## flow/run.sh

```bash
#!/bin/bash
# the make line also repeats each setting of config.mk as NAME=value (left out here)
make -C /OpenROAD-flow-scripts/flow DESIGN_CONFIG=/design/flow/config.mk WORK_HOME=/design/flow/orfs CLKGATE_MAP_FILE= finish
```

## flow/config.mk

```make
export PLATFORM = sky130hd
export DESIGN_NAME = SUBWAY
export DESIGN_NICKNAME = SUBWAY
export VERILOG_FILES = /design/flow/design.v
export SDC_FILE = /design/flow/constraint.sdc
export NUM_CORES = 4
export LEC_CHECK = 0
export CAP_MARGIN = 20
export CORE_MARGIN = 2
export CORE_UTILIZATION = 26
export SLEW_MARGIN = 20
```

## flow/constraint.sdc

```tcl
create_clock -name core_clock -period 3.03 [get_ports {clk}]
set_input_delay 0.6060 -clock core_clock [delete_from_list [all_inputs] [get_ports {clk}]]
set_output_delay 0.6060 -clock core_clock [all_outputs]
set_load 0.01 [all_outputs]
```

## flow/design.v

```verilog
module SUBWAY(
    clk,
    rst_n,
    in_valid,
    init,
    in0,
    in1,
    in2,
    in3,
    out_valid,
    out
);
input clk, rst_n;
input in_valid;
input [1:0] init;
input [1:0] in0, in1, in2, in3; 
output reg       out_valid;
output reg [1:0] out;
parameter s_idle = 2'd0;
parameter s_input = 2'd1;
parameter s_cul = 2'd2;
parameter s_output = 2'd3;
genvar NN;
genvar MM;
integer i;
integer j;
parameter IDX = 9;
reg [1:0]current_state;
reg [1:0]next_state;
reg [1:0]init_pos;
reg [5:0]cnt;
reg [1:0]is_road;
reg [1:0] reg_dif;
reg [1:0]move;
wire UorD;
reg reg_UorD;
wire [1:0]dif1;
wire [1:0]dif2;
wire [1:0]dif;
reg [1:0] next_dif;
reg [1:0]next_pos;
reg [1:0]cur_pos;
reg [1:0] next_step[2:0];
wire [1:0]in_wire[3:0];
reg [1:0]in_a[IDX:0];
reg [1:0]in_b[IDX:0];
reg [1:0]in_c[IDX:0];
reg [1:0]in_d[IDX:0];
reg [1:0]out_pipe[54:0];
reg [1:0]road;
always@(posedge clk or negedge rst_n)begin
	if(!rst_n)
        current_state <= s_idle;
    else
        current_state <= next_state;
end
always@(*)begin
	case(current_state)
		s_idle: if(in_valid) next_state = s_input;
				else next_state = s_idle;
		s_input:if (cnt == 6'd7) next_state = s_cul;
				else next_state = s_input;
		s_cul:	if (cnt == 6'd62) next_state = s_output;
				else next_state = s_cul;				
		s_output: if (cnt == 6'd63) next_state = s_idle;
				else next_state = s_output;
		default: next_state = current_state;
	endcase 
end
always @(posedge clk or negedge rst_n) begin
    if(!rst_n)begin
		init_pos <= 2'd0;
    end   
    else
		case(current_state)
			s_idle: if(in_valid)begin
				init_pos <= init;
			end
			default: init_pos <= init_pos;
		endcase
end
always@(posedge clk or negedge rst_n)begin
	if(!rst_n)
        cnt <= 6'b0;
    else
		case(current_state)
			s_idle: cnt <= 6'd0;
			s_input: cnt <= cnt+6'd1;
			s_cul: if(cnt == 6'd62 ) cnt <= 6'd0;
					else cnt <= cnt+6'd1;
			s_output: if(cnt == 6'd63) cnt <= 6'd0;
					else cnt <= cnt+6'd1;
			default: cnt <= cnt;
		endcase
end
always@(posedge clk or negedge rst_n)begin
	if(!rst_n)
        out_valid <= 1'b0;
    else
		case(current_state)
			s_idle: out_valid <= 1'd0;
			s_input: out_valid <= 1'd0;
			s_output: 
				if(cnt == 6'd63) out_valid <= 1'd0;
				else   out_valid <= 1'd1;
			default: out_valid <= 1'd0;
		endcase
end
assign UorD = (cur_pos < road)?1'd0: 1'd1;  
assign dif1 = (cur_pos < road)?road: cur_pos;  
assign dif2 = (cur_pos < road)?cur_pos: road;
assign dif = dif1 - dif2;
always @(posedge clk or negedge rst_n) begin
	if(!rst_n)begin
        reg_UorD <= 2'd0;
    end 
	else begin
		reg_UorD <= UorD;
	end
end
always@(*)begin
	case(cur_pos)
	2'd0: begin
		next_step[0] = 2'b11;
		next_step[1] = in_a[1];
		next_step[2] = in_b[1];
	end
	2'd1: begin
		next_step[0] = in_a[1];
		next_step[1] = in_b[1];
		next_step[2] = in_c[1];
	end
	2'd2: begin
		next_step[0] = in_b[1];
		next_step[1] = in_c[1];
		next_step[2] = in_d[1];
	end
	2'd3: begin
		next_step[0] = in_c[1];
		next_step[1] = in_d[1];
		next_step[2] = 2'b11;
	end
	default: begin
		next_step[0] = in_c[1];
		next_step[1] = in_d[1];
		next_step[2] = 2'b11;
	end
	endcase
end
always@(*)begin
	if (dif != 2'd0) begin
		case(reg_UorD)
		1'd0: 
			case(next_step[2])
			2'd0: move = 2'b01;
			2'd1,
			2'd2,
			2'd3: 
				case(next_step[1])
				2'd0,
				2'd2: move = 2'd0;
				2'd1: move = 2'b11;
				default: move = 2'b0;
				endcase
			default: move = 2'b0;
			endcase
		1'd1: 
			case(next_step[0])
			2'd0: move = 2'b10;
			2'd1,
			2'd2,
			2'd3: 
				case(next_step[1])
				2'd0,
				2'd2: move = 2'd0;
				2'd1: move = 2'b11;
				default: move = 2'b0;
				endcase
			default: move = 2'b0;
			endcase
		default: move = 2'b0;
		endcase
	end
	else begin
		case(next_step[1])
		2'd0,
		2'd2: move = 2'd00;
		2'd1: move = 2'b11;
		default: move = 2'd0;  
		endcase
	end
end
always@(*)begin
	case(cur_pos)
	2'd0:begin
		case (move) 
		2'd1:
			next_pos = 2'd1;
		default:
			next_pos = 2'd0;
		endcase
	end 
	2'd1:begin
		case (move) 
		2'd1:
			next_pos = 2'd2;
		2'd2:
			next_pos = 2'd0;
		default:
			next_pos = 2'd1;
		endcase
	end
	2'd2:begin
		case (move) 
		2'd1:
			next_pos = 2'd3;
		2'd2:
			next_pos = 2'd1;
		default:
			next_pos = 2'd2;
		endcase
	end
	2'd3:begin
		case (move) 
		2'd2:
			next_pos = 2'd2;
		default:
			next_pos = 2'd3;
		endcase
	end
	default:next_pos = cur_pos;
	endcase
end
always@(*)begin
	if (in_b[8] == 2'd0)begin
		is_road = 2'd1;
	end
	else if (in_c[8] == 2'd0)begin
		is_road = 2'd2;
	end
	else if (in_a[8] == 2'd0)begin
		is_road = 2'd0;
	end
	else if (in_d[8] == 2'd0)begin
		is_road = 2'd3;
	end
	else begin
		is_road = 2'd1;
	end
end
always@(posedge clk)begin
	if(!rst_n)begin
        road <= 2'd0;
    end 
	else begin
		case(cnt[2:0])
		3'd0: 
			road <= is_road;
		default: road <= road;
		endcase
	end
end
always @(posedge clk or negedge rst_n) begin
	if(!rst_n)begin
        cur_pos <= 2'd0;
    end 
	else begin
		case(current_state)
		s_idle: cur_pos <= 2'd0;
		s_input: cur_pos <= init_pos;
		s_cul,
		s_output: cur_pos <= next_pos;
		default: cur_pos <= cur_pos;
		endcase
	end
end
always @(posedge clk or negedge rst_n) begin
	if(!rst_n)begin
        out <= 2'd0;
    end 
	else begin
		case(current_state)
		s_idle: out <= 2'd0;
		s_input: out <= 2'd0;
		s_output: 
			if(cnt == 6'd63) out <= 2'd0;
			else out <= out_pipe[0]; 
		default: out <= 2'd0;
		endcase
	end
end
always @(posedge clk or negedge rst_n) begin
	if(!rst_n)begin
		for (i=0; i<55; i=i+1)begin
			out_pipe[i]<=2'd0; 
		end
    end 
	else begin
		case(current_state)
		s_idle: begin
			for (i=0; i<55; i=i+1)begin
				out_pipe[i]<=2'd0; 
			end
		end
		s_output,
		s_cul: begin
			out_pipe[54] <= move;
			for (i=0; i<54; i=i+1)begin
				out_pipe[i]<=out_pipe[i+1]; 
			end
		end
		default: begin
			for (i=0; i<55; i=i+1)begin
				out_pipe[i]<=2'd0; 
			end
		end
		endcase
	end
end
always @(posedge clk or negedge rst_n) begin
    if(!rst_n)begin
        for (i = 0; i<IDX; i=i+1)begin
			in_a[i]<=2'd0;
		end
    end   
    else
		case(current_state)
			s_idle: if(in_valid)begin
						in_a[IDX-1]<=in0;
						for (i = 0; i<IDX-1; i=i+1)begin
							in_a[i]<=in_a[i+1];
						end
					end
					else begin 
						for (i = 0; i<IDX; i=i+1)begin
							in_a[i]<=in_a[i];
						end
					end
			s_input,
			s_cul:if(in_valid)begin
						in_a[IDX-1]<=in0;
						for (i = 0; i<IDX-1; i=i+1)begin
							in_a[i]<=in_a[i+1];
						end
					end
					else begin 
						for (i = 0; i<IDX; i=i+1)begin
							in_a[i]<=in_a[i];
						end
					end
			s_output:begin
				if(in_valid)begin
					in_a[IDX-1]<= in0;
				end
				else begin
					in_a[IDX-1]<= 2'd0;
				end
				for (i = 0; i<IDX-1; i=i+1)begin
					in_a[i]<=in_a[i+1];
				end
			end
			default: begin 
						for (i = 0; i<IDX; i=i+1)begin
							in_a[i]<=in_a[i];
						end
					end
		endcase
end
always @(posedge clk or negedge rst_n) begin
    if(!rst_n)begin
        for (i = 0; i<IDX; i=i+1)begin
			in_b[i]<=2'd0;
		end
    end   
    else
		case(current_state)
			s_idle: if(in_valid)begin
						in_b[IDX-1]<=in1;
						for (i = 0; i<IDX-1; i=i+1)begin
							in_b[i]<=in_b[i+1];
						end
					end
					else begin 
						for (i = 0; i<IDX; i=i+1)begin
							in_b[i]<=in_b[i];
						end
					end
			s_input,
			s_cul:if(in_valid)begin
						in_b[IDX-1]<=in1;
						for (i = 0; i<IDX-1; i=i+1)begin
							in_b[i]<=in_b[i+1];
						end
					end
					else begin 
						for (i = 0; i<IDX; i=i+1)begin
							in_b[i]<=in_b[i];
						end
					end
			s_output:begin
				if(in_valid)begin
					in_b[IDX-1]<= in1;
				end
				else begin
					in_b[IDX-1]<= 2'd0;
				end
				for (i = 0; i<IDX-1; i=i+1)begin
					in_b[i]<=in_b[i+1];
				end
			end
			default: begin 
						for (i = 0; i<IDX; i=i+1)begin
							in_b[i]<=in_b[i];
						end
					end
		endcase
end
always @(posedge clk or negedge rst_n) begin
    if(!rst_n)begin
        for (i = 0; i<IDX; i=i+1)begin
			in_c[i]<=2'd0;
		end
    end   
    else
		case(current_state)
			s_idle: if(in_valid)begin
						in_c[IDX-1]<=in2;
						for (i = 0; i<IDX-1; i=i+1)begin
							in_c[i]<=in_c[i+1];
						end
					end
					else begin 
						for (i = 0; i<IDX; i=i+1)begin
							in_c[i]<=in_c[i];
						end
					end
			s_input,
			s_cul:if(in_valid)begin
						in_c[IDX-1]<=in2;
						for (i = 0; i<IDX-1; i=i+1)begin
							in_c[i]<=in_c[i+1];
						end
					end
					else begin 
						for (i = 0; i<IDX; i=i+1)begin
							in_c[i]<=in_c[i];
						end
					end
			s_output:begin
				if(in_valid)begin
					in_c[IDX-1]<= in2;
				end
				else begin
					in_c[IDX-1]<= 2'd0;
				end
				for (i = 0; i<IDX-1; i=i+1)begin
					in_c[i]<=in_c[i+1];
				end
			end
			default: begin 
						for (i = 0; i<IDX; i=i+1)begin
							in_c[i]<=in_c[i];
						end
					end
		endcase
end
always @(posedge clk or negedge rst_n) begin
    if(!rst_n)begin
        for (i = 0; i<IDX; i=i+1)begin
			in_d[i]<=2'd0;
		end
    end   
    else
		case(current_state)
			s_idle: if(in_valid)begin
						in_d[IDX-1]<=in3;
						for (i = 0; i<IDX-1; i=i+1)begin
							in_d[i]<=in_d[i+1];
						end
					end
					else begin 
						for (i = 0; i<IDX; i=i+1)begin
							in_d[i]<=in_d[i];
						end
					end
			s_input,
			s_cul:if(in_valid)begin
						in_d[IDX-1]<=in3;
						for (i = 0; i<IDX-1; i=i+1)begin
							in_d[i]<=in_d[i+1];
						end
					end
					else begin 
						for (i = 0; i<IDX; i=i+1)begin
							in_d[i]<=in_d[i];
						end
					end
			s_output:begin
				if(in_valid)begin
					in_d[IDX-1]<= in3;
				end
				else begin
					in_d[IDX-1]<= 2'd0;
				end
				for (i = 0; i<IDX-1; i=i+1)begin
					in_d[i]<=in_d[i+1];
				end
			end
			default: begin 
						for (i = 0; i<IDX; i=i+1)begin
							in_d[i]<=in_d[i];
						end
					end
		endcase
end
endmodule
```

==> flow report, run 1 <==
================================================================================
Adder-cell area share of the yosys netlist ........................       0.0125
Register-to-register setup slack ..................................       700 ps
Crit-path slowest cell ............................................ sky130_fd_sc_hd__dfrtp_1
Data arrival time of the critical path ............................      2610 ps
Critical Path, Cell by Cell ....................................... ha_1 -> nand2_1 -> nand4b_1 -> a2bb2oi_2 -> inv_1 -> ha_1 -> mux2_2 -> a21oi_1 -> o21ai_0
Total of max-cap violations .......................................            0
Largest family of logic cells by area ............................. simple AND/OR/NAND/NOR gates
Post-detailed-placement half-perimeter wirelength .................      5520 µm
Slew at the pin closest to its max-slew limit .....................       732 ps
RSZ-0062 raised after global routing ..............................           no
Final setup margin ................................................       701 ps
Category of the worst setup path launch point .....................     register
Endpoint required time on the critical path .......................      3310 ps
Power share of the sequential group ...............................        0.524
Worst vdd rail ir drop ............................................     0.516 mV
Endpoint of the worst-slack reg-to-reg timing path ................ cur_pos[0]$_DFF_PN0_
Post-Syn Instances ................................................          498
CTS buffer count ..................................................           17
Net switching share of the total power ............................        0.261
Combinational cell power ..........................................     0.854 mW
Worst clock skew on the final layout ..............................      14.6 ps
Syn_area_per_cell .................................................     14.1 µm²
Sort of element at the end of the critical path ...................     register
Compound-gate portion of the synthesized area .....................       0.0306
ANT nets after route ..............................................            0
Clock tree buffer depth ...........................................            2
Logic cell area ...................................................     2030 µm²
Total power per unit cell area ....................................   801 nW/µm²
Number of different library cells in the post-synthesis netlist ...           48
Detailed-route DRC error count ....................................            0
Count of tool warnings ............................................           29
Routed wire length ................................................      9680 µm
Worst slew margin .................................................        0.511
Share of synthesized area spent on multiplexers ...................       0.0978
Post-Syn Area .....................................................     7030 µm²
WL/cell ...........................................................      11.1 µm
Root buffer selected by CTS ....................................... sky130_fd_sc_hd__clkbuf_16
Crit path from .................................................... cur_pos[1]$_DFF_PN0_
Met3 wire length ..................................................       258 µm
Area of the core ..................................................    26700 µm²
Die height ........................................................       168 µm
Cell count listed in synth_stat.txt ...............................          498
Routed metal-1 wirelength .........................................      5260 µm
Syn Nets ..........................................................          518
Via count of the first global-routing pass ........................         3520
Summed negative setup slack over all endpoints ....................         0 ps
Internal Power ....................................................      4.86 mW
Max Clock Freq ....................................................      429 MHz
Number of H-tree branching levels .................................            4
Clock tree from TritonCTS .........................................          yes
Outcome ........................................................... complete, no violations
Seq cells post-synth ..............................................          194
Initial DRC count .................................................          297
Comb pwr share ....................................................        0.130
Stages on worst setup path ........................................            9
Detailed-routed wire length on met2 ...............................      4010 µm
Switching power total .............................................      1.72 mW
Largest stage delay on the critical path ..........................       520 ps
Placed Instance Area ..............................................     7580 µm²
Design Area, Final ................................................     8210 µm²
Number of cell rows ...............................................           60
Vias ..............................................................         3427
DR top layer ......................................................         met4
Core Util at FP ...................................................        0.263
Total iterations of the first detailed-routing run ................            4
Group drawing the most power ...................................... sequential cells
Seq. pwr ..........................................................      3.44 mW
FF/Latch Area .....................................................     4850 µm²
Gate family responsible for the most delay along the worst path ...  adder cells
Hold WC Path Type .................................................  in -> async
Pin count of the biggest net entering global routing ..............           95
Number of hold buffers added after cts ............................            0
Critical path start-end classification ............................   reg -> reg
Share of the synthesized netlist area taken by xor and xnor gates .      0.00499
Count of clock tree sinks .........................................          194
Clk latency of the worst-skew pair ................................       440 ps
Largest fanout of any net on the critical path ....................           12
Proportion of synthesized chip area in sequential cells ...........        0.690
Async set-reset flop share out of synthesis .......................        0.990
Number of nets in the final layout ................................          536
Final Wtd Congestion ..............................................        0.703
Total routing usage reported by global routing ....................       0.0771
Path depth of the worst reg2reg path ..............................            9
Post-synth tally of flip-flops with integrated enable .............            0
Most frequent CP cell ............................................. sky130_fd_sc_hd__ha_1
Post-Place Setup Slack ............................................       716 ps
CTS clock-pin slew for the worst setup and hold paths .............        80 ps
Worst reg2reg startpoint .......................................... cur_pos[1]$_DFF_PN0_
Global route total overflow .......................................            0
Number of antenna cells inserted ..................................            0
Largest cells by area ............................................. sky130_fd_sc_hd__dfrtp_1, sky130_fd_sc_hd__nor2b_1, sky130_fd_sc_hd__mux2_2
Most frequently used flop master after synthesis .................. sky130_fd_sc_hd__dfrtp_1
Vias per Instance .................................................         3.94
Buffer and inverter count on the worst path .......................            1
CTS resizes .......................................................            0
Timing endpoint of the critical path .............................. cur_pos[0]$_DFF_PN0_
List of most frequent post-synthesis cells ........................ sky130_fd_sc_hd__dfrtp_1, sky130_fd_sc_hd__nor2b_1, sky130_fd_sc_hd__mux2_2, sky130_fd_sc_hd__nand2_1, sky130_fd_sc_hd__nor2_1
Area added between synthesis and finish ...........................        16.8%
Clock-net power ...................................................      2.28 mW
Area share of the leading cell type in the synthesized netlist ....        0.680
Lkg Pwr ...........................................................      3.84 nW
Most frequently used cell type in the post-synthesis netlist ...... sky130_fd_sc_hd__dfrtp_1
Simple-gate portion of the synthesized area .......................        0.142
Total Die Area ....................................................    28400 µm²
Antenna violations before repair ..................................            0
Area figure in the yosys stat output ..............................     7030 µm²
Post-route minimum period .........................................      2330 ps
Ratio of final minimum period to clock period .....................        0.768
Final Max Tran Viols ..............................................            0
First-pass GRT wire length ........................................     17500 µm
Hold Fails Final Rpt ..............................................            0
Yosys top cell by area ............................................ sky130_fd_sc_hd__dfrtp_1
Warnings from Yosys ...............................................            7
Final Hold Slack ..................................................       112 ps
Buffers added on ports ............................................           15
Postcts setup bufs ................................................            0
Clock network power share .........................................        0.346
Count of pins on the block boundary ...............................           16
Die extent in x ...................................................       168 µm
Number of fill cells in the layout ................................         2659
Final setup violation count .......................................            0
================================================================================
[cell type report]
type,instances,area share
clock inverter,15,0.0244
tap,341,0.0520
inverter,12,0.00579
timing repair buffer,21,0.0288
sequential,194,0.590
clock buffer,17,0.0518
multi-input combinational,270,0.247
[stage by stage]
stage	utilization	instances	power, mW
6_report	0.307	870	6.58
5_1_grt	0.307	870	6.97
4_1_cts	0.307	870	6.69
3_5_place_dp	0.284	838	4.37
3_3_place_gp	0.284	838	4.34
2_1_floorplan	-	498	4.13
[layer usage]
layer | up-vias | global-route usage
met1 | 1729 | 0.113
met5 | - | 0
met3 | 12 | 0.0247
met2 | 28 | 0.104
met4 | 0 | 0.0315
li1 | 1658 | -
==> run 2: changes to the inputs <==
CORE_ASPECT_RATIO = 1.28   (was unset)
CORE_UTILIZATION = 40   (was 26)
GPL_ROUTABILITY_DRIVEN = 0   (was unset)
GPL_TIMING_DRIVEN = 0   (was unset)
HOLD_SLACK_MARGIN = -0.04   (was unset)
PLACE_DENSITY_LB_ADDON = 0.22   (was unset)
TNS_END_PERCENT = 65   (was unset)
clock period = 2.5 ns   (was 3.03 ns; I/O delays follow)
==> run 2 against run 1 <==
- now fails the layout checks on negative hold slack
- synthesized cell count unchanged
- maximum frequency increased by 1.0%
- sequential power increased by 22%
- power increased by 22%
- clock skew decreased by 6.6 ps
- largest cell class unchanged
==> flow report, run 2 <==
================================================================================
Total of max-cap violations .......................................            0   unchanged
Total Die Area ....................................................    18700 µm²   -34%
List of most frequent post-synthesis cells ........................ sky130_fd_sc_hd__dfrtp_1, sky130_fd_sc_hd__nor2b_1, sky130_fd_sc_hd__mux2_2, sky130_fd_sc_hd__nand2_1, sky130_fd_sc_hd__nor2_1
Number of nets in the final layout ................................          554   +3.4%
Largest fanout of any net on the critical path ....................           10   -2
Final Max Tran Viols ..............................................            0   unchanged
Post-route minimum period .........................................      2300 ps   -24.1 ps
Count of clock tree sinks .........................................          194   unchanged
Pin count of the biggest net entering global routing ..............           80   -16%
Endpoint of the worst-slack reg-to-reg timing path ................ cur_pos[0]$_DFF_PN0_
Most frequently used flop master after synthesis .................. sky130_fd_sc_hd__dfrtp_1
Largest stage delay on the critical path ..........................       410 ps   -110 ps
WL/cell ...........................................................      13.4 µm   +20%
Total routing usage reported by global routing ....................        0.126   +0.0491
Outcome ........................................................... complete, but fails checks
Worst vdd rail ir drop ............................................     0.481 mV   -6.8%
Number of H-tree branching levels .................................            4   unchanged
Buffers added on ports ............................................           15   unchanged
ANT nets after route ..............................................            0   unchanged
Seq cells post-synth ..............................................          194   unchanged
Crit-path slowest cell ............................................ sky130_fd_sc_hd__dfrtp_1
Hold WC Path Type .................................................  in -> async
FF/Latch Area .....................................................     4850 µm²   unchanged
Placed Instance Area ..............................................     7520 µm²   -0.87%
Category of the worst setup path launch point .....................     register
Hold Fails Final Rpt ..............................................           46   +46
Checks failing in the layout checks ............................... negative hold slack
Yosys top cell by area ............................................ sky130_fd_sc_hd__dfrtp_1
Combinational cell power ..........................................      1.12 mW   +31%
Number of different library cells in the post-synthesis netlist ...           48   unchanged
Number of hold buffers added after cts ............................            0   unchanged
Buffer and inverter count on the worst path .......................            2   +1
Share of the synthesized netlist area taken by xor and xnor gates .      0.00499   unchanged
Final setup violation count .......................................            0   unchanged
RSZ-0062 raised after global routing ..............................           no
Syn Nets ..........................................................          518   unchanged
Slew at the pin closest to its max-slew limit .....................       455 ps   -276 ps
Post-detailed-placement half-perimeter wirelength .................      6470 µm   +17%
Critical path start-end classification ............................   reg -> reg
Largest cells by area ............................................. sky130_fd_sc_hd__dfrtp_1, sky130_fd_sc_hd__nor2b_1, sky130_fd_sc_hd__mux2_2
Post-route non-filler standard cell count .........................          769   -12%
Async set-reset flop share out of synthesis .......................        0.990   unchanged
Crit path from .................................................... cur_pos[1]$_DFF_PN0_
Cell count listed in synth_stat.txt ...............................          498   unchanged
Group drawing the most power ...................................... sequential cells
Area figure in the yosys stat output ..............................     7030 µm²   unchanged
Largest family of logic cells by area ............................. simple AND/OR/NAND/NOR gates
Placed instance count .............................................          739   -12%
Clock-net power ...................................................      2.72 mW   +19%
Post-Syn Instances ................................................          498   unchanged
Logic cell area ...................................................     2030 µm²   about the same
Via count of the first global-routing pass ........................         3767   +7.0%
Share of synthesized area spent on multiplexers ...................       0.0978   unchanged
Syn_area_per_cell .................................................     14.1 µm²   unchanged
Sort of element at the end of the critical path ...................     register
Gate family responsible for the most delay along the worst path ... AND-OR/OR-AND gates
Design Area, Final ................................................     8110 µm²   -1.2%
Routed wire length ................................................     10300 µm   +6.2%
Worst slew margin .................................................        0.696   +0.185
Vias ..............................................................         3579   +4.4%
Number of fill cells in the layout ................................         1548   -42%
Total power per unit cell area ....................................   988 nW/µm²   +23%
Area added between synthesis and finish ...........................        15.5%
Register-to-register setup slack ..................................       200 ps   -510 ps
Post-synth tally of flip-flops with integrated enable .............            0   unchanged
Data arrival time of the critical path ............................      2590 ps   -20 ps
Final Hold Slack ..................................................     -28.4 ps   -140 ps
Area of the core ..................................................    17200 µm²   -36%
Power share of the sequential group ...............................        0.522   -0.002
Seq. pwr ..........................................................      4.18 mW   +22%
Postcts setup bufs ................................................            0   unchanged
Number of cell rows ...............................................           54   -10%
Number of antenna cells inserted ..................................            0   unchanged
Proportion of synthesized chip area in sequential cells ...........        0.690   unchanged
Clk latency of the worst-skew pair ................................       420 ps   -20 ps
Endpoint required time on the critical path .......................      2780 ps   -530 ps
Vias per Instance .................................................         4.65   +18%
Antenna violations before repair ..................................            0   unchanged
Max Clock Freq ....................................................      434 MHz   +1.0%
Initial DRC count .................................................          185   -38%
Path depth of the worst reg2reg path ..............................            9   unchanged
Internal Power ....................................................      6.16 mW   +27%
Die extent in x ...................................................       121 µm   -28%
Timing endpoint of the critical path .............................. cur_pos[0]$_DFF_PN0_
Net switching share of the total power ............................        0.231   -0.0293
Stages on worst setup path ........................................            9   unchanged
Switching power total .............................................      1.86 mW   +8.2%
Clock tree buffer depth ...........................................            2   unchanged
Worst clock skew on the final layout ..............................      7.94 ps   -6.63 ps
Die height ........................................................       154 µm   -8.6%
Critical Path, Cell by Cell ....................................... buf_2 -> nor4b_2 -> o311ai_1 -> a2bb2oi_2 -> inv_1 -> ha_1 -> mux2_2 -> a21oi_1 -> o21ai_0
Core Util at FP ...................................................        0.409   +0.147
CTS resizes .......................................................            0   unchanged
Most frequently used cell type in the post-synthesis netlist ...... sky130_fd_sc_hd__dfrtp_1
Worst reg2reg startpoint .......................................... cur_pos[1]$_DFF_PN0_
Comb pwr share ....................................................        0.139   +0.009
Lkg Pwr ...........................................................      3.88 nW   +1.1%
CTS clock-pin slew for the worst setup and hold paths .............        60 ps   -20 ps
CTS buffer count ..................................................           17   unchanged
Warnings from Yosys ...............................................            7   unchanged
Compound-gate portion of the synthesized area .....................       0.0306   unchanged
Clock tree from TritonCTS .........................................          yes
Count of tool warnings ............................................           29   unchanged
Count of pins on the block boundary ...............................           16   unchanged
Detailed-route DRC error count ....................................            0   unchanged
Post-Syn Area .....................................................     7030 µm²   unchanged
Ratio of final minimum period to clock period .....................        0.922   +0.153
First-pass GRT wire length ........................................     18600 µm   +6.3%
Area share of the leading cell type in the synthesized netlist ....        0.680   unchanged
Simple-gate portion of the synthesized area .......................        0.142   unchanged
Root buffer selected by CTS ....................................... sky130_fd_sc_hd__clkbuf_16
Total iterations of the first detailed-routing run ................            4   unchanged
Adder-cell area share of the yosys netlist ........................       0.0125   unchanged
Clock network power share .........................................        0.339   -0.007
Global route total overflow .......................................            0   unchanged
================================================================================
[run 2: final cells by class]
cell class | instances | share of cell area
clock buffers | 20 | 0.0563
well taps | 224 | 0.0345
inverters | 12 | 0.00586
flip-flops and latches | 194 | 0.597
clock inverters | 10 | 0.0163
repair buffers | 17 | 0.0259
multi-input cells | 270 | 0.250
plain buffers | 22 | 0.0140
[run 2: through the flow]
step           power (mW)  hold WS, ps  setup TNS (ps)  setup slack [ps]  utilization
3_3_place_gp         5.29          434        -1264190             -6560        0.435
5_1_grt              8.51        -24.2               0              17.4        0.473
4_1_cts              8.13        -31.0               0               150        0.472
3_5_place_dp         5.37          428               0               176        0.438
2_1_floorplan        5.01          204               0               349            -
6_report             8.01        -28.4               0               196        0.473
[run 2: layer usage]
layer	vias up	global-route usage	wire length (µm)
met5	-	0	0
met4	0	0.0575	245
met3	22	0.0341	291
met2	41	0.188	4900
met1	1825	0.173	4840
li1	1691	-	-
==> run 3: changes to the inputs <==
ABC_AREA = 0   (was unset)
CAP_MARGIN = 35   (was 20)
CORE_ASPECT_RATIO = 0.91   (was 1.28)
CORE_UTILIZATION = 71   (was 40)
CTS_CLUSTER_DIAMETER = 51   (was unset)
CTS_CLUSTER_SIZE = 40   (was unset)
GPL_ROUTABILITY_DRIVEN = unset   (was 0)
GPL_TIMING_DRIVEN = unset   (was 0)
HOLD_SLACK_MARGIN = 0.29   (was -0.04)
MAX_ROUTING_LAYER = met5   (was unset)
PLACE_DENSITY = 0.35   (was unset)
PLACE_DENSITY_LB_ADDON = unset   (was 0.22)
SETUP_SLACK_MARGIN = -0.03   (was unset)
TNS_END_PERCENT = 50   (was 65)
clock period = 2.14 ns   (was 2.5 ns; I/O delays follow)
==> run 3 against run 2 <==
- fails the layout checks on negative setup slack
- core utilization rose by 37 points
- clock power up 11%
- critical path depth unchanged
- synthesized cell count unchanged
- combinational power rose by 72%
- sequential power is 19% higher
- sequential cell count stayed put
- area after synthesis unchanged
- final cell count shrank 13%
- via count rose by 2.9%
- hold slack gained 390 ps
- clock-buffer cell count down 3
- critical endpoint unchanged
- largest cell class unchanged
- highest routed layer unchanged
==> flow report, run 3 <==
================================================================================
Outcome ........................................................... complete, but fails checks
Checks failing in the layout checks ............................... negative setup slack
Stages on worst setup path ........................................            9   unchanged
CTS clock-pin slew for the worst setup and hold paths .............        70 ps   about the same
Buffer and inverter count on the worst path .......................            2   unchanged
Seq cells post-synth ..............................................          194   unchanged
Share of synthesized area spent on multiplexers ...................       0.0978   unchanged
Final Hold Slack ..................................................       359 ps   +387 ps
Total power per unit cell area ....................................  1220 nW/µm²   +24%
Yosys top cell by area ............................................ sky130_fd_sc_hd__dfrtp_1
Clock-net power ...................................................      3.03 mW   +11%
Clock tree buffer depth ...........................................            2   unchanged
Post-detailed-placement half-perimeter wirelength .................      6180 µm   -4.4%
Area of the core ..................................................     9610 µm²   -44%
Timing endpoint of the critical path .............................. cur_pos[0]$_DFF_PN0_
Final Max Tran Viols ..............................................            0   unchanged
Worst vdd rail ir drop ............................................     0.880 mV   +83%
Category of the worst setup path launch point .....................     register
CTS buffer count ..................................................           17   unchanged
First-pass GRT wire length ........................................     20900 µm   +13%
Proportion of synthesized chip area in sequential cells ...........        0.690   unchanged
Seq. pwr ..........................................................      4.99 mW   +19%
Total iterations of the first detailed-routing run ................            4   unchanged
Vias ..............................................................         3683   +2.9%
Slew at the pin closest to its max-slew limit .....................       498 ps   +42.5 ps
Critical path start-end classification ............................   reg -> reg
ANT nets after route ..............................................            0   unchanged
WL/cell ...........................................................      18.9 µm   +41%
Die extent in x ...................................................       108 µm   -11%
RSZ-0062 raised after global routing ..............................          yes
Share of the synthesized netlist area taken by xor and xnor gates .      0.00499   unchanged
Crit path from .................................................... cur_pos[0]$_DFF_PN0_
Sort of element at the end of the critical path ...................     register
Via count of the first global-routing pass ........................         4017   +6.6%
Final Wtd Congestion ..............................................        0.834
Post-route minimum period .........................................      2320 ps   +18.4 ps
Global route total overflow .......................................            0   unchanged
Met2 capacity usage during global routing .........................        0.435   +0.247
Cell count listed in synth_stat.txt ...............................          498   unchanged
Total of max-cap violations .......................................            0   unchanged
Internal Power ....................................................      7.21 mW   +17%
Core Util at FP ...................................................        0.731   +0.321
Clk latency of the worst-skew pair ................................       540 ps   +120 ps
Group drawing the most power ...................................... sequential cells
Syn_area_per_cell .................................................     14.1 µm²   unchanged
Largest fanout of any net on the critical path ....................            5   -5
Met3 routing resource usage after global routing ..................       0.0688   +0.0347
Summed negative setup slack over all endpoints ....................      -345 ps   -345 ps
Largest cells by area ............................................. sky130_fd_sc_hd__dfrtp_1, sky130_fd_sc_hd__nor2b_1, sky130_fd_sc_hd__mux2_2
Most frequently used cell type in the post-synthesis netlist ...... sky130_fd_sc_hd__dfrtp_1
Total routing usage reported by global routing ....................        0.265   +0.139
List of most frequent post-synthesis cells ........................ sky130_fd_sc_hd__dfrtp_1, sky130_fd_sc_hd__nor2b_1, sky130_fd_sc_hd__mux2_2, sky130_fd_sc_hd__nand2_1, sky130_fd_sc_hd__nor2_1
Data arrival time of the critical path ............................      2730 ps   +140 ps
Vias per Instance .................................................         5.51   +18%
Number of antenna cells inserted ..................................            0   unchanged
Count of clock tree sinks .........................................          194   unchanged
Count of tool warnings ............................................           35   +21%
Number of H-tree branching levels .................................            4   unchanged
Initial DRC count .................................................          224   +21%
Register-to-register setup slack ..................................      -180 ps   -380 ps
Count of pins on the block boundary ...............................           16   unchanged
Final setup violation count .......................................            2   +2
Critical Path, Cell by Cell ....................................... buf_4 -> nor4bb_4 -> o311ai_1 -> a2bb2oi_2 -> inv_2 -> ha_4 -> mux2_4 -> a21oi_4 -> o21ai_2
Endpoint required time on the critical path .......................      2550 ps   -230 ps
Die height ........................................................      98.9 µm   -36%
Post-synth tally of flip-flops with integrated enable .............            0   unchanged
Syn Nets ..........................................................          518   unchanged
Number of cell rows ...............................................           34   -37%
Endpoint of the worst-slack reg-to-reg timing path ................ cur_pos[0]$_DFF_PN0_
Routed wire length ................................................     12600 µm   +23%
Final setup margin ................................................      -183 ps   -378 ps
Antenna violations before repair ..................................            0   unchanged
Lkg Pwr ...........................................................      3.90 nW   +0.38%
Buffers added on ports ............................................           15   unchanged
Compound-gate portion of the synthesized area .....................       0.0306   unchanged
Path depth of the worst reg2reg path ..............................            9   unchanged
Total power consumption of the routed design ......................      9.94 mW   +24%
Number of nets in the final layout ................................          549   -0.90%
Comb pwr share ....................................................        0.194   +0.055
Clock network power share .........................................        0.304   -0.035
Post-Place Setup Slack ............................................      -118 ps   -294 ps
Hold Fails Final Rpt ..............................................            0   -100%
Net switching share of the total power ............................        0.275   +0.0432
Clock tree from TritonCTS .........................................          yes
Warnings from Yosys ...............................................            7   unchanged
Met1 demand-to-capacity share in global routing ...................        0.344   +0.171
Area share of the leading cell type in the synthesized netlist ....        0.680   unchanged
Worst slew margin .................................................        0.663   -0.0336
Total Die Area ....................................................    10700 µm²   -43%
Max Clock Freq ....................................................      431 MHz   -0.79%
Crit-path slowest cell ............................................ sky130_fd_sc_hd__o311ai_1
Gate family responsible for the most delay along the worst path ... AND-OR/OR-AND gates
Simple-gate portion of the synthesized area .......................        0.142   unchanged
Detailed-route DRC error count ....................................            0   unchanged
Area added between synthesis and finish ...........................        15.8%
Post-Syn Area .....................................................     7030 µm²   unchanged
Power share of the sequential group ...............................        0.502   -0.020
Pin count of the biggest net entering global routing ..............          113   +41%
Adder-cell area share of the yosys netlist ........................       0.0125   unchanged
Combinational cell power ..........................................      1.93 mW   +72%
Most frequently used flop master after synthesis .................. sky130_fd_sc_hd__dfrtp_1
Number of different library cells in the post-synthesis netlist ...           48   unchanged
Worst clock skew on the final layout ..............................      13.2 ps   +5.30 ps
Design Area, Final ................................................     8140 µm²   +0.31%
Ratio of final minimum period to clock period .....................         1.09   +0.164
Hold WC Path Type .................................................  in -> async
Highest-utilization routing layer at the global route stage .......         met2
Placed Instance Area ..............................................     7390 µm²   -1.7%
Largest stage delay on the critical path ..........................       490 ps   +80 ps
Root buffer selected by CTS ....................................... sky130_fd_sc_hd__clkbuf_8
Switching power total .............................................      2.73 mW   +47%
Area figure in the yosys stat output ..............................     7030 µm²   unchanged
Worst reg2reg startpoint .......................................... cur_pos[0]$_DFF_PN0_
Largest family of logic cells by area ............................. simple AND/OR/NAND/NOR gates
Post-Syn Instances ................................................          498   unchanged
Async set-reset flop share out of synthesis .......................        0.990   unchanged
================================================================================
==> run 3: repair_timing <==
action | CTS | global route
pin swaps | 8 | 4
gates resized | 19 | 7
endpoints found under the setup margin | 2 | 2
hold buffers | 1 | 0
endpoints found under the hold margin | 192 | 0
buffers inserted | 1 | 4
==> run 3: final cells by class <==
cell class | instances | area, µm²
sequential | 194 | 4850
multi-input combinational | 270 | 2160
fill | 436 | 1480
clock buffer | 17 | 414
timing repair buffer | 34 | 363
tap | 126 | 158
clock inverter | 15 | 151
inverter | 12 | 47.5
==> run 3: through the flow <==
step           instances   util
6_report             668  0.846
5_1_grt              668  0.846
4_1_cts              664  0.839
3_5_place_dp         630  0.769
3_3_place_gp         630  0.769
2_1_floorplan        498      -
==> run 3: metal layers <==
metal	up-vias	wire, µm
met3	32	449
met2	86	6530
met1	1878	5290
met5	-	0
li1	1687	-
met4	0	340
==> run 4: changes to the inputs <==
ABC_AREA = 1   (was 0)
CAP_MARGIN = 20   (was 35)
CORE_ASPECT_RATIO = 0.57   (was 0.91)
CTS_CLUSTER_DIAMETER = 237   (was 51)
CTS_CLUSTER_SIZE = 73   (was 40)
HOLD_SLACK_MARGIN = unset   (was 0.29)
MAX_ROUTING_LAYER = unset   (was met5)
PLACE_DENSITY = unset   (was 0.35)
PLACE_DENSITY_LB_ADDON = 0.05   (was unset)
SETUP_SLACK_MARGIN = 0.4   (was -0.03)
TNS_END_PERCENT = 5   (was 50)
clock period = 1.34 ns   (was 2.14 ns; I/O delays follow)
==> run 4 against run 3 <==
- the run now fails in global routing (5_1_grt)
- area after synthesis rose by 3.0%
- synthesized cell count rose by 49%
- die size rose by 3.1%
==> flow report, run 4 <==
================================================================================
Simple-gate portion of the synthesized area .......................        0.137   -0.00493
Most frequently used cell type in the post-synthesis netlist ...... sky130_fd_sc_hd__dfrtp_1
List of most frequent post-synthesis cells ........................ sky130_fd_sc_hd__dfrtp_1, sky130_fd_sc_hd__inv_1, sky130_fd_sc_hd__nor2_1, sky130_fd_sc_hd__nand2_1, sky130_fd_sc_hd__o21ai_0
Compound-gate portion of the synthesized area .....................       0.0642   +0.0335
Largest cells by area ............................................. sky130_fd_sc_hd__dfrtp_1, sky130_fd_sc_hd__inv_1, sky130_fd_sc_hd__nor2_1
Area of the core ..................................................     9800 µm²   +1.9%
Warnings from Yosys ...............................................            7   unchanged
Number of different library cells in the post-synthesis netlist ...           30   -38%
Proportion of synthesized chip area in sequential cells ...........        0.670   -0.0198
Most frequently used flop master after synthesis .................. sky130_fd_sc_hd__dfrtp_1
Clock tree buffer depth ...........................................            2   unchanged
Adder-cell area share of the yosys netlist ........................       0.0121   -0.000358
Count of pins on the block boundary ...............................           16   unchanged
Cell count listed in synth_stat.txt ...............................          742   +49%
Post-Place Setup Slack ............................................      -648 ps   -530 ps
Area share of the leading cell type in the synthesized netlist ....        0.661   -0.0195
Buffers added on ports ............................................           15   unchanged
Total Die Area ....................................................    11000 µm²   +3.1%
Final Wtd Congestion ..............................................        0.883   +5.9%
Placed instance count .............................................          893   +42%
Post-Syn Instances ................................................          742   +49%
Yosys top cell by area ............................................ sky130_fd_sc_hd__dfrtp_1
Seq cells post-synth ..............................................          194   unchanged
Area figure in the yosys stat output ..............................     7230 µm²   +3.0%
Outcome ........................................................... stopped before the end
Largest family of logic cells by area ............................. simple AND/OR/NAND/NOR gates
Root buffer selected by CTS ....................................... sky130_fd_sc_hd__clkbuf_16
Post-Syn Area .....................................................     7230 µm²   +3.0%
Number of H-tree branching levels .................................            4   unchanged
Number of cell rows ...............................................           27   -21%
Share of the synthesized netlist area taken by xor and xnor gates .      0.00121   -0.00378
Die extent in x ...................................................       138 µm   +27%
Post-detailed-placement half-perimeter wirelength .................      8130 µm   +32%
Stage where the run ended ......................................... global routing (5_1_grt)
Tool error ........................................................ [ERROR DPL-0033] detailed placement checks failed during check placement.
CTS buffer count ..................................................           17   unchanged
Syn Nets ..........................................................          762   +47%
Syn_area_per_cell .................................................     9.75 µm²   -31%
Die height ........................................................      80.2 µm   -19%
Post-synth tally of flip-flops with integrated enable .............            0   unchanged
Core Util at FP ...................................................        0.738   +0.00757
Async set-reset flop share out of synthesis .......................        0.990   unchanged
Share of synthesized area spent on multiplexers ...................      0.00311   -0.0946
Count of clock tree sinks .........................................          194   unchanged
================================================================================
[run 4: stage by stage]
stage / cell area (µm²) / hold slack, ps / TNS, ps / total power, mW / util
after global placement: 7770 / 100 / -8790 / 10.2 / 0.793
after floorplan: 7280 / -27.6 / -893 / 9.53 / -
after detailed placement: 7770 / 99.0 / -10180 / 10.4 / 0.793
after CTS: 8920 / 203 / -1710 / 16.4 / 0.911
[run 4: repair_timing]
action | 4_1_cts
gates resized | 155
gates cloned | 2
endpoints found under the setup margin | 196
hold buffers | 1
setup buffers | 7
pin swaps | 48
endpoints found under the hold margin | 191
==> run 5: changes to the inputs <==
ABC_AREA = unset   (was 1)
CAP_MARGIN = 30   (was 20)
CELL_PAD_IN_SITES_DETAIL_PLACEMENT = 2   (was unset)
CELL_PAD_IN_SITES_GLOBAL_PLACEMENT = 2   (was unset)
CORE_ASPECT_RATIO = unset   (was 0.57)
CORE_MARGIN = 4   (was 2)
CORE_UTILIZATION = 21   (was 71)
CTS_CLUSTER_DIAMETER = 274   (was 237)
CTS_CLUSTER_SIZE = unset   (was 73)
MAX_ROUTING_LAYER = met5   (was unset)
PLACE_DENSITY = 0.91   (was unset)
PLACE_DENSITY_LB_ADDON = unset   (was 0.05)
SETUP_SLACK_MARGIN = unset   (was 0.4)
TNS_END_PERCENT = 40   (was 5)
clock period = 1.47 ns   (was 1.34 ns; I/O delays follow)
==> run 5 against run 4 <==
- now fails the layout checks on negative setup slack
- synthesized cell count down 33%
- die size rose to 3.3 times the previous value
- area after synthesis down 2.9%
==> flow report, run 5 <==
================================================================================
Outcome ........................................................... complete, but fails checks
Checks failing in the layout checks ............................... negative setup slack
Clock-net power ...................................................      5.05 mW
Detailed-route DRC error count ....................................            0
Final setup margin ................................................      -785 ps
Number of nets in the final layout ................................          577
Post-Syn Area .....................................................     7030 µm²   -2.9%
Net switching share of the total power ............................        0.276
Max Clock Freq ....................................................      444 MHz
Switching power total .............................................      4.28 mW
Post-route minimum period .........................................      2250 ps
Post-Place Setup Slack ............................................      -832 ps   -185 ps
Share of the synthesized netlist area taken by xor and xnor gates .      0.00499   +0.00378
Hold Fails Final Rpt ..............................................            0
Path depth of the worst reg2reg path ..............................           10
Area share of the leading cell type in the synthesized netlist ....        0.680   +0.0195
Comb pwr share ....................................................        0.201
Vias per Instance .................................................         3.81
Die extent in x ...................................................       191 µm   +39%
Area added between synthesis and finish ...........................        30.4%
Clk latency of the worst-skew pair ................................       460 ps
WL/cell ...........................................................      16.0 µm
First-pass GRT wire length ........................................     23600 µm
Category of the worst setup path launch point .....................     register
Total iterations of the first detailed-routing run ................            4
Data arrival time of the critical path ............................      2590 ps
Final setup violation count .......................................           68
Worst reg2reg startpoint .......................................... cur_pos[0]$_DFF_PN0_
Async set-reset flop share out of synthesis .......................        0.990   unchanged
Largest cells by area ............................................. sky130_fd_sc_hd__dfrtp_1, sky130_fd_sc_hd__nor2b_1, sky130_fd_sc_hd__mux2_2
List of most frequent post-synthesis cells ........................ sky130_fd_sc_hd__dfrtp_1, sky130_fd_sc_hd__nor2b_1, sky130_fd_sc_hd__mux2_2, sky130_fd_sc_hd__nand2_1, sky130_fd_sc_hd__nor2_1
Total routing usage reported by global routing ....................       0.0834
Critical path start-end classification ............................   reg -> reg
Buffer and inverter count on the worst path .......................            3
Seq. pwr ..........................................................      7.33 mW
Pin count of the biggest net entering global routing ..............           73
Global route total overflow .......................................            0
Initial DRC count .................................................          156
Share of synthesized area spent on multiplexers ...................       0.0978   +0.0946
Vias ..............................................................         3852
Worst clock skew on the final layout ..............................      28.6 ps
Worst vdd rail ir drop ............................................     0.841 mV
Endpoint required time on the critical path .......................      1810 ps
Seq cells post-synth ..............................................          194   unchanged
Area figure in the yosys stat output ..............................     7030 µm²   -2.9%
Combinational cell power ..........................................      3.11 mW
Compound-gate portion of the synthesized area .....................       0.0306   -0.0335
Internal Power ....................................................      11.2 mW
Most frequent CP cell ............................................. sky130_fd_sc_hd__inv_2
Most frequently used flop master after synthesis .................. sky130_fd_sc_hd__dfrtp_1
Crit-path slowest cell ............................................ sky130_fd_sc_hd__dfrtp_2
Largest stage delay on the critical path ..........................       490 ps
Final Hold Slack ..................................................       312 ps
Post-detailed-placement half-perimeter wirelength .................      8790 µm   +8.1%
Number of H-tree branching levels .................................            4   unchanged
CTS buffer count ..................................................           17   unchanged
Syn Nets ..........................................................          518   -32%
Count of pins on the block boundary ...............................           16   unchanged
Simple-gate portion of the synthesized area .......................        0.142   +0.00493
Total power per unit cell area ....................................  1690 nW/µm²
Crit path from .................................................... cur_pos[0]$_DFF_PN0_
Largest family of logic cells by area ............................. simple AND/OR/NAND/NOR gates
Routed wire length ................................................     16200 µm
Sort of element at the end of the critical path ...................     register
Syn_area_per_cell .................................................     14.1 µm²   +45%
Total of max-cap violations .......................................            0
Number of cell rows ...............................................           66   +140%
Adder-cell area share of the yosys netlist ........................       0.0125   +0.000358
Antenna violations before repair ..................................            1
ANT nets after route ..............................................            0
Post-Syn Instances ................................................          498   -33%
Critical Path, Cell by Cell ....................................... nor4b_2 -> o311a_1 -> o22ai_2 -> buf_4 -> inv_2 -> ha_4 -> inv_2 -> mux2_4 -> a21oi_4 -> o21ai_2
Post-synth tally of flip-flops with integrated enable .............            0   unchanged
Slew at the pin closest to its max-slew limit .....................       498 ps
Clock tree from TritonCTS .........................................          yes
Cell count listed in synth_stat.txt ...............................          498   -33%
Buffers added on ports ............................................           15   unchanged
Count of clock tree sinks .........................................          194   unchanged
RSZ-0062 raised after global routing ..............................          yes
Final Wtd Congestion ..............................................        0.706   -20%
Group drawing the most power ...................................... sequential cells
Yosys top cell by area ............................................ sky130_fd_sc_hd__dfrtp_1
Root buffer selected by CTS ....................................... sky130_fd_sc_hd__clkbuf_16
Area of the core ..................................................    32800 µm²   +230%
Endpoint of the worst-slack reg-to-reg timing path ................ cur_pos[0]$_DFF_PN0_
Largest fanout of any net on the critical path ....................            6
Clock network power share .........................................        0.326
Number of antenna cells inserted ..................................            0
Timing endpoint of the critical path .............................. cur_pos[0]$_DFF_PN0_
Final Max Tran Viols ..............................................            0
Number of different library cells in the post-synthesis netlist ...           48   +60%
Clock tree buffer depth ...........................................            2   unchanged
Total Die Area ....................................................    36500 µm²   +230%
Register-to-register setup slack ..................................      -780 ps
Hold WC Path Type .................................................  in -> async
CTS clock-pin slew for the worst setup and hold paths .............        80 ps
Die height ........................................................       191 µm   +140%
Core Util at FP ...................................................        0.214   -0.524
Warnings from Yosys ...............................................            7   unchanged
Proportion of synthesized chip area in sequential cells ...........        0.690   +0.0198
Most frequently used cell type in the post-synthesis netlist ...... sky130_fd_sc_hd__dfrtp_1
Lkg Pwr ...........................................................      4.30 nW
Power share of the sequential group ...............................        0.473
Count of tool warnings ............................................           32
Stages on worst setup path ........................................           10
Ratio of final minimum period to clock period .....................         1.53
Via count of the first global-routing pass ........................         4389
Worst slew margin .................................................        0.668
Gate family responsible for the most delay along the worst path ... AND-OR/OR-AND gates
================================================================================
==> run 5: layout make-up <==
type                       instances  area, µm²
clock buffer                      17        425
clock inverter                    15        211
fill                            3444      23600
inverter                          12       47.5
multi-input combinational        270       2330
sequential                       194       4850
tap                              442        553
timing repair buffer              62        737
==> run 5: stage by stage <==
| step | cells | TNS (ps) | total power [mW] | area, µm² | utilization |
|---|---|---|---|---|---|
| final | 1012 | -7120 | 15.5 | 9160 | 0.279 |
| after global routing | 1012 | -9860 | 16.3 | 9160 | 0.279 |
| after CTS | 999 | -3800 | 15.0 | 8720 | 0.266 |
| after detailed placement | 961 | -16060 | 9.54 | 7910 | 0.241 |
| after global placement | 961 | -12760 | 9.17 | 7910 | 0.241 |
| after floorplan | 498 | -952 | 8.52 | 7030 | - |
==> run 5: what timing repair did <==
| action | 4_1_cts | 5_1_grt |
|---|---|---|
| hold endpoints to repair | 22 | 0 |
| buffers inserted | 5 | 5 |
| pin swaps | 7 | 9 |
| hold buffers | 1 | 0 |
| setup endpoints to repair | 68 | 65 |
| gates cloned | 0 | 8 |
| resized | 27 | 59 |
==> run 5: per-layer routing <==
metal	vias to the layer above	global-route usage	share of wire
met5	-	0	0.00080
met2	39	0.145	0.54
met1	2051	0.0968	0.41
met3	17	0.0289	0.032
li1	1743	-	-
met4	2	0.0265	0.014
==> run 6: changes to the inputs <==
ABC_AREA = 0   (was unset)
CAP_MARGIN = 20   (was 30)
CELL_PAD_IN_SITES_DETAIL_PLACEMENT = unset   (was 2)
CELL_PAD_IN_SITES_GLOBAL_PLACEMENT = unset   (was 2)
CORE_MARGIN = 2   (was 4)
CORE_UTILIZATION = 72   (was 21)
CTS_CLUSTER_DIAMETER = 238   (was 274)
CTS_CLUSTER_SIZE = 25   (was unset)
HOLD_SLACK_MARGIN = 0.29   (was unset)
MAX_ROUTING_LAYER = unset   (was met5)
PLACE_DENSITY = unset   (was 0.91)
PLACE_DENSITY_LB_ADDON = 0.14   (was unset)
SETUP_SLACK_MARGIN = 0.66   (was unset)
TNS_END_PERCENT = unset   (was 40)
clock period = 2.27 ns   (was 1.47 ns; I/O delays follow)
==> run 6 against run 5 <==
- the layout still fails its checks (negative setup slack)
- largest power group unchanged
- via count fell by 0.36%
- maximum frequency is 2.2% lower
- area after synthesis did not move
- largest cell class unchanged
- final cell count shrank 33%
- critical path depth fell by 3
- sequential cell count did not move
- highest routed layer is now met4
- synthesized cell count did not move
- non-clock buffer count is 27 lower
- die size shrank 71%
- wire length shrank 14%
==> flow report, run 6 <==
================================================================================
Outcome ........................................................... complete, but fails checks
Checks failing in the layout checks ............................... negative setup slack
Post-synth tally of flip-flops with integrated enable .............            0   unchanged
Data arrival time of the critical path ............................      2720 ps   +130 ps
RSZ-0062 raised after global routing ..............................          yes
Share of the synthesized netlist area taken by xor and xnor gates .      0.00499   unchanged
Simple-gate portion of the synthesized area .......................        0.142   unchanged
Worst slew margin .................................................        0.599   -0.0684
Adder-cell area share of the yosys netlist ........................       0.0125   unchanged
Combinational cell power ..........................................      1.76 mW   -43%
Clk latency of the worst-skew pair ................................       550 ps   +90 ps
Count of tool warnings ............................................           34   +6.3%
Number of H-tree branching levels .................................            4   unchanged
Seq. pwr ..........................................................      4.75 mW   -35%
Gate family responsible for the most delay along the worst path ... multiplexers
Endpoint of the worst-slack reg-to-reg timing path ................ cur_pos[0]$_DFF_PN0_
Group drawing the most power ...................................... sequential cells
Final setup margin ................................................     -36.3 ps   +748 ps
Root buffer selected by CTS ....................................... sky130_fd_sc_hd__clkbuf_8
Max Clock Freq ....................................................      434 MHz   -2.2%
Largest fanout of any net on the critical path ....................            4   -2
CTS clock-pin slew for the worst setup and hold paths .............        80 ps   about the same
Antenna violations before repair ..................................            0   -1
Clock tree buffer depth ...........................................            2   unchanged
Area share of the leading cell type in the synthesized netlist ....        0.680   unchanged
Internal Power ....................................................      7.14 mW   -36%
First-pass GRT wire length ........................................     20500 µm   -13%
Core Util at FP ...................................................        0.729   +0.515
Summed negative setup slack over all endpoints ....................     -36.3 ps   +7080 ps
CTS buffer count ..................................................           17   unchanged
Comb pwr share ....................................................        0.183   -0.018
Register-to-register setup slack ..................................       -40 ps   +750 ps
Area added between synthesis and finish ...........................        17.2%
Net switching share of the total power ............................        0.260   -0.0165
Post-Syn Instances ................................................          498   unchanged
Total of max-cap violations .......................................            0   unchanged
Largest cells by area ............................................. sky130_fd_sc_hd__dfrtp_1, sky130_fd_sc_hd__nor2b_1, sky130_fd_sc_hd__mux2_2
Timing endpoint of the critical path .............................. cur_pos[0]$_DFF_PN0_
Number of antenna cells inserted ..................................            0   unchanged
Power share of the sequential group ...............................        0.492   +0.019
Final setup violation count .......................................            1   -99%
Path depth of the worst reg2reg path ..............................            7   -3
Die height ........................................................       103 µm   -46%
Total Die Area ....................................................    10600 µm²   -71%
Category of the worst setup path launch point .....................     register
Worst vdd rail ir drop ............................................     0.754 mV   -10%
Routed wire length ................................................     14000 µm   -14%
Async set-reset flop share out of synthesis .......................        0.990   unchanged
ANT nets after route ..............................................            0   unchanged
Slew at the pin closest to its max-slew limit .....................       601 ps   +103 ps
Clock-net power ...................................................      3.14 mW   -38%
Via count of the first global-routing pass ........................         3978   -9.4%
Detailed-route DRC error count ....................................            0   unchanged
Final Wtd Congestion ..............................................        0.819   +16%
Number of cell rows ...............................................           36   -45%
Most frequently used cell type in the post-synthesis netlist ...... sky130_fd_sc_hd__dfrtp_1
Post-Syn Area .....................................................     7030 µm²   unchanged
Proportion of synthesized chip area in sequential cells ...........        0.690   unchanged
Clock tree from TritonCTS .........................................          yes
Number of fill cells in the layout ................................          430   -88%
Post-detailed-placement half-perimeter wirelength .................      6100 µm   -31%
Final Max Tran Viols ..............................................            0   unchanged
Worst reg2reg startpoint .......................................... in_c[1][0]$_DFFE_PN0P_
Sort of element at the end of the critical path ...................     register
Worst clock skew on the final layout ..............................      12.9 ps   -15.7 ps
Clock network power share .........................................        0.325   about the same
Largest family of logic cells by area ............................. simple AND/OR/NAND/NOR gates
Switching power total .............................................      2.51 mW   -41%
Total power per unit cell area ....................................  1170 nW/µm²   -31%
Vias per Instance .................................................         5.68   +49%
Post-route minimum period .........................................      2310 ps   +51.7 ps
Number of nets in the final layout ................................          550   -4.7%
Stages on worst setup path ........................................            7   -3
Endpoint required time on the critical path .......................      2680 ps   +870 ps
Count of clock tree sinks .........................................          194   unchanged
Most frequently used flop master after synthesis .................. sky130_fd_sc_hd__dfrtp_1
Vias ..............................................................         3838   -0.36%
Initial DRC count .................................................          238   +53%
Post-route non-filler standard cell count .........................          676   -33%
Buffer and inverter count on the worst path .......................            0   -3
Final Hold Slack ..................................................       360 ps   +48.6 ps
Crit path from .................................................... in_c[1][0]$_DFFE_PN0P_
Lkg Pwr ...........................................................      3.95 nW   -8.0%
Count of pins on the block boundary ...............................           16   unchanged
Number of different library cells in the post-synthesis netlist ...           48   unchanged
Crit-path slowest cell ............................................ sky130_fd_sc_hd__mux4_2
Compound-gate portion of the synthesized area .....................       0.0306   unchanged
Share of synthesized area spent on multiplexers ...................       0.0978   unchanged
Post-Place Setup Slack ............................................      -180 ps   +653 ps
Total iterations of the first detailed-routing run ................            5   +1
Yosys top cell by area ............................................ sky130_fd_sc_hd__dfrtp_1
Hold WC Path Type .................................................  in -> async
Die extent in x ...................................................       103 µm   -46%
Area figure in the yosys stat output ..............................     7030 µm²   unchanged
Hold Fails Final Rpt ..............................................            0   unchanged
Placed instance count .............................................          630   -34%
Syn Nets ..........................................................          518   unchanged
Pin count of the biggest net entering global routing ..............          116   +59%
Area of the core ..................................................     9640 µm²   -71%
Largest stage delay on the critical path ..........................       520 ps   +30 ps
Global route total overflow .......................................            0   unchanged
Cell count listed in synth_stat.txt ...............................          498   unchanged
Critical Path, Cell by Cell ....................................... nor2b_4 -> mux4_2 -> o22ai_2 -> ha_4 -> mux2_4 -> a21oi_2 -> o21ai_1
Syn_area_per_cell .................................................     14.1 µm²   unchanged
Warnings from Yosys ...............................................            7   unchanged
Buffers added on ports ............................................           15   unchanged
WL/cell ...........................................................      20.7 µm   +29%
Ratio of final minimum period to clock period .....................         1.02   -0.518
Critical path start-end classification ............................   reg -> reg
Final standard cell utilization of the core .......................        0.854   +0.575
List of most frequent post-synthesis cells ........................ sky130_fd_sc_hd__dfrtp_1, sky130_fd_sc_hd__nor2b_1, sky130_fd_sc_hd__mux2_2, sky130_fd_sc_hd__nand2_1, sky130_fd_sc_hd__nor2_1
Total routing usage reported by global routing ....................        0.269   +0.185
Seq cells post-synth ..............................................          194   unchanged
================================================================================
-- run 6: cell type report --
| cell class | count | area [µm²] | share of cell area |
|---|---|---|---|
| clock buffer | 22 | 463 | 0.0562 |
| clock inverter | 10 | 155 | 0.0188 |
| inverter | 12 | 47.5 | 0.00577 |
| multi-input combinational | 270 | 2180 | 0.264 |
| sequential | 194 | 4850 | 0.589 |
| tap | 133 | 166 | 0.0202 |
| timing repair buffer | 35 | 377 | 0.0457 |
-- run 6: per-stage QoR --
stage                     power (mW)  cell area [µm²]
after global routing            10.1             8240
final                           9.65             8240
after CTS                       9.26             8050
after floorplan                 5.52             7030
after global placement          5.77             7310
after detailed placement        5.92             7310
-- run 6: metal layers --
layer | vias up | wire length [µm] | global-route usage
met4 | 0 | 305 | 0.101
met5 | - | 0 | 0
met2 | 132 | 7420 | 0.427
li1 | 1686 | - | -
met3 | 29 | 580 | 0.0814
met1 | 1991 | 5660 | 0.357
-- run 6: what timing repair did --
action | in CTS | in global routing
setup endpoints to repair | 7 | 68
pin swaps | 6 | 12
hold endpoints to repair | 101 | 0
gates cloned | 0 | 4
setup buffers | 5 | 4
resized | 19 | 23
hold buffers | 1 | 0
==> run 7: changes to the inputs <==
ABC_AREA = 1   (was 0)
CELL_PAD_IN_SITES_GLOBAL_PLACEMENT = 1   (was unset)
CORE_ASPECT_RATIO = 0.93   (was unset)
CORE_MARGIN = 7   (was 2)
CORE_UTILIZATION = 40   (was 72)
CTS_CLUSTER_DIAMETER = unset   (was 238)
CTS_CLUSTER_SIZE = unset   (was 25)
GPL_ROUTABILITY_DRIVEN = 1   (was unset)
GPL_TIMING_DRIVEN = 1   (was unset)
HOLD_SLACK_MARGIN = 0.24   (was 0.29)
MAX_ROUTING_LAYER = met4   (was unset)
PLACE_DENSITY_LB_ADDON = 0.19   (was 0.14)
SETUP_SLACK_MARGIN = 0.1   (was 0.66)
SLEW_MARGIN = 5   (was 20)
TNS_END_PERCENT = 60   (was unset)
clock period = 1.29 ns   (was 2.27 ns; I/O delays follow)
==> run 7 against run 6 <==
- the layout still fails its checks (negative setup slack)
- sequential share of layout area is 14 points lower
- maximum frequency up 19%
- combinational power rose by 130%
- critical path type unchanged
- via count up 30%
- register-to-register slack lost 620 ps
- die size rose by 110%
- wire length is 17% higher
==> flow report, run 7 <==
================================================================================
Register-to-register setup slack ..................................      -650 ps   -620 ps
Die extent in x ...................................................       153 µm   +49%
Total iterations of the first detailed-routing run ................            4   -1
Gate family responsible for the most delay along the worst path ... simple AND/OR/NAND/NOR gates
Comb pwr share ....................................................        0.228   +0.045
Clk latency of the worst-skew pair ................................       430 ps   -120 ps
Final Hold Slack ..................................................       395 ps   +34.2 ps
Total of max-cap violations .......................................            0   unchanged
Detailed-route DRC error count ....................................            0   unchanged
Most frequently used cell type in the post-synthesis netlist ...... sky130_fd_sc_hd__dfrtp_1
Core Util at FP ...................................................        0.407   -0.322
CTS clock-pin slew for the worst setup and hold paths .............        70 ps   about the same
Count of clock tree sinks .........................................          194   unchanged
RSZ-0062 raised after global routing ..............................          yes
Critical Path, Cell by Cell ....................................... clkinv_4 -> ha_4 -> nand2_2 -> nor3b_2 -> nand3_1 -> nand2_2 -> nand2_2 -> ha_4 -> nand2_2 -> o21ai_2 -> o21ai_2 -> o21ai_1 -> o21ai_1
Number of antenna cells inserted ..................................            0   unchanged
Clock network power share .........................................        0.324   about the same
Antenna violations before repair ..................................            0   unchanged
Post-route non-filler standard cell count .........................         1105   +63%
Number of H-tree branching levels .................................            4   unchanged
Buffer and inverter count on the worst path .......................            1   +1
Timing endpoint of the critical path .............................. cur_pos[0]$_DFF_PN0_
Worst slew margin .................................................        0.640   +0.0411
Initial DRC count .................................................          229   -3.8%
Final setup margin ................................................      -653 ps   -616 ps
Area added between synthesis and finish ...........................        49.3%
Most frequent CP cell ............................................. sky130_fd_sc_hd__nand2_2
Number of cell rows ...............................................           47   +31%
Largest fanout of any net on the critical path ....................            3   -1
Clock tree from TritonCTS .........................................          yes
Proportion of synthesized chip area in sequential cells ...........        0.670   -0.0198
Final Max Tran Viols ..............................................            0   unchanged
Stages on worst setup path ........................................           13   +6
Switching power total .............................................      5.14 mW   +110%
Placed instance count .............................................         1012   +61%
Share of synthesized area spent on multiplexers ...................      0.00311   -0.0946
Buffers added on ports ............................................           15   unchanged
CTS buffer count ..................................................           17   unchanged
Worst vdd rail ir drop ............................................      1.12 mV   +48%
Power share of the sequential group ...............................        0.448   -0.044
Worst hold path cell count ........................................            3
Post-synth tally of flip-flops with integrated enable .............            0   unchanged
Post-Syn Area .....................................................     7230 µm²   +3.0%
Endpoint required time on the critical path .......................      1600 ps   -1080 ps
Combinational cell power ..........................................      4.12 mW   +130%
Net switching share of the total power ............................        0.284   +0.0246
Largest family of logic cells by area ............................. simple AND/OR/NAND/NOR gates
Total Die Area ....................................................    22000 µm²   +110%
Slew at the pin closest to its max-slew limit .....................       538 ps   -63.0 ps
Pin count of the biggest net entering global routing ..............           83   -28%
Internal Power ....................................................      12.9 mW   +81%
Simple-gate portion of the synthesized area .......................        0.137   -0.00493
Post-detailed-placement half-perimeter wirelength .................      7320 µm   +20%
Final Wtd Congestion ..............................................        0.816   -0.32%
Yosys top cell by area ............................................ sky130_fd_sc_hd__dfrtp_1
Share of the synthesized netlist area taken by xor and xnor gates .      0.00121   -0.00378
Area of the core ..................................................    17800 µm²   +84%
Largest cells by area ............................................. sky130_fd_sc_hd__dfrtp_1, sky130_fd_sc_hd__inv_1, sky130_fd_sc_hd__nor2_1
Sort of element at the end of the critical path ...................     register
Final setup violation count .......................................          146   +145
ANT nets after route ..............................................            0   unchanged
Die height ........................................................       144 µm   +40%
Max Clock Freq ....................................................      515 MHz   +19%
Post-Syn Instances ................................................          742   +49%
Adder-cell area share of the yosys netlist ........................       0.0121   -0.000358
List of most frequent post-synthesis cells ........................ sky130_fd_sc_hd__dfrtp_1, sky130_fd_sc_hd__inv_1, sky130_fd_sc_hd__nor2_1, sky130_fd_sc_hd__nand2_1, sky130_fd_sc_hd__o21ai_0
Hold Fails Final Rpt ..............................................            0   unchanged
WL/cell ...........................................................      14.8 µm   -28%
Path depth of the worst reg2reg path ..............................           13   +6
Largest stage delay on the critical path ..........................       410 ps   -110 ps
Async set-reset flop share out of synthesis .......................        0.990   unchanged
Compound-gate portion of the synthesized area .....................       0.0642   +0.0335
Ratio of final minimum period to clock period .....................         1.51   +0.490
Group drawing the most power ...................................... sequential cells
Count of tool warnings ............................................           32   -5.9%
Total routing usage reported by global routing ....................        0.151   -0.118
Syn Nets ..........................................................          762   +47%
Area figure in the yosys stat output ..............................     7230 µm²   +3.0%
Number of different library cells in the post-synthesis netlist ...           30   -38%
Vias per Instance .................................................         4.51   -21%
Cell count listed in synth_stat.txt ...............................          742   +49%
Endpoint of the worst-slack reg-to-reg timing path ................ cur_pos[0]$_DFF_PN0_
Clock-net power ...................................................      5.86 mW   +87%
Hold WC Path Type .................................................    in -> reg
Most frequently used flop master after synthesis .................. sky130_fd_sc_hd__dfrtp_1
Checks failing in the layout checks ............................... negative setup slack
Vias ..............................................................         4985   +30%
Total power per unit cell area ....................................  1680 nW/µm²   +43%
Root buffer selected by CTS ....................................... sky130_fd_sc_hd__clkbuf_16
Via count of the first global-routing pass ........................         5165   +30%
Post-route minimum period .........................................      1940 ps   -364 ps
Seq. pwr ..........................................................      8.11 mW   +71%
Global route total overflow .......................................            0   unchanged
Lkg Pwr ...........................................................      5.17 nW   +31%
Warnings from Yosys ...............................................            7   unchanged
Worst reg2reg startpoint .......................................... cur_pos[0]$_DFF_PN0_
Category of the worst setup path launch point .....................     register
Critical path start-end classification ............................   reg -> reg
Count of pins on the block boundary ...............................           16   unchanged
Summed negative setup slack over all endpoints ....................    -12250 ps   -12210 ps
Data arrival time of the critical path ............................      2260 ps   -460 ps
Number of nets in the final layout ................................          867   +58%
Routed wire length ................................................     16300 µm   +17%
Hold Crit Endpoint ................................................ in_a[8][1]$_DFFE_PN0P_
Clock tree buffer depth ...........................................            2   unchanged
Start point of the worst min-delay path ...........................       in0[1]
Crit path from .................................................... cur_pos[0]$_DFF_PN0_
Seq cells post-synth ..............................................          194   unchanged
Syn_area_per_cell .................................................     9.75 µm²   -31%
Crit-path slowest cell ............................................ sky130_fd_sc_hd__dfrtp_2
First-pass GRT wire length ........................................     25900 µm   +26%
Area share of the leading cell type in the synthesized netlist ....        0.661   -0.0195
Worst clock skew on the final layout ..............................      7.98 ps   -4.89 ps
Outcome ........................................................... complete, but fails checks
================================================================================
-- run 7: metal layers --
metal / global-route usage / wire length [µm]
met5: - / 0
met1: 0.186 / 7130
met4: 0.0390 / 240
met2: 0.247 / 8430
met3: 0.0400 / 524
-- run 7: final cells by class --
class                      instances  area (µm²)
tap                              245         307
timing repair buffer             114        1730
sequential                       194        4850
fill                            1447        6960
clock inverter                    13         213
clock buffer                      19         453
multi-input combinational        348        2590
inverter                         172         658
-- run 7: timing repair --
item | 4_1_cts | 5_1_grt
setup endpoints to repair | 194 | 205
hold endpoints to repair | 193 | 0
pin swaps | 20 | 30
gates cloned | 18 | 13
setup buffers | 19 | 15
hold buffers | 3 | 0
gates resized | 237 | 139
-- run 7: through the flow --
step | utilization | setup WS (ps) | power, mW | instance area [µm²]
2_1_floorplan | - | -571 | 9.90 | 7290
3_3_place_gp | 0.447 | -629 | 10.7 | 7950
3_5_place_dp | 0.447 | -710 | 10.8 | 7950
4_1_cts | 0.563 | -633 | 17.4 | 9990
5_1_grt | 0.608 | -783 | 19.2 | 10800
6_report | 0.608 | -653 | 18.1 | 10800
Power is estimated from default activity; no workload was simulated.
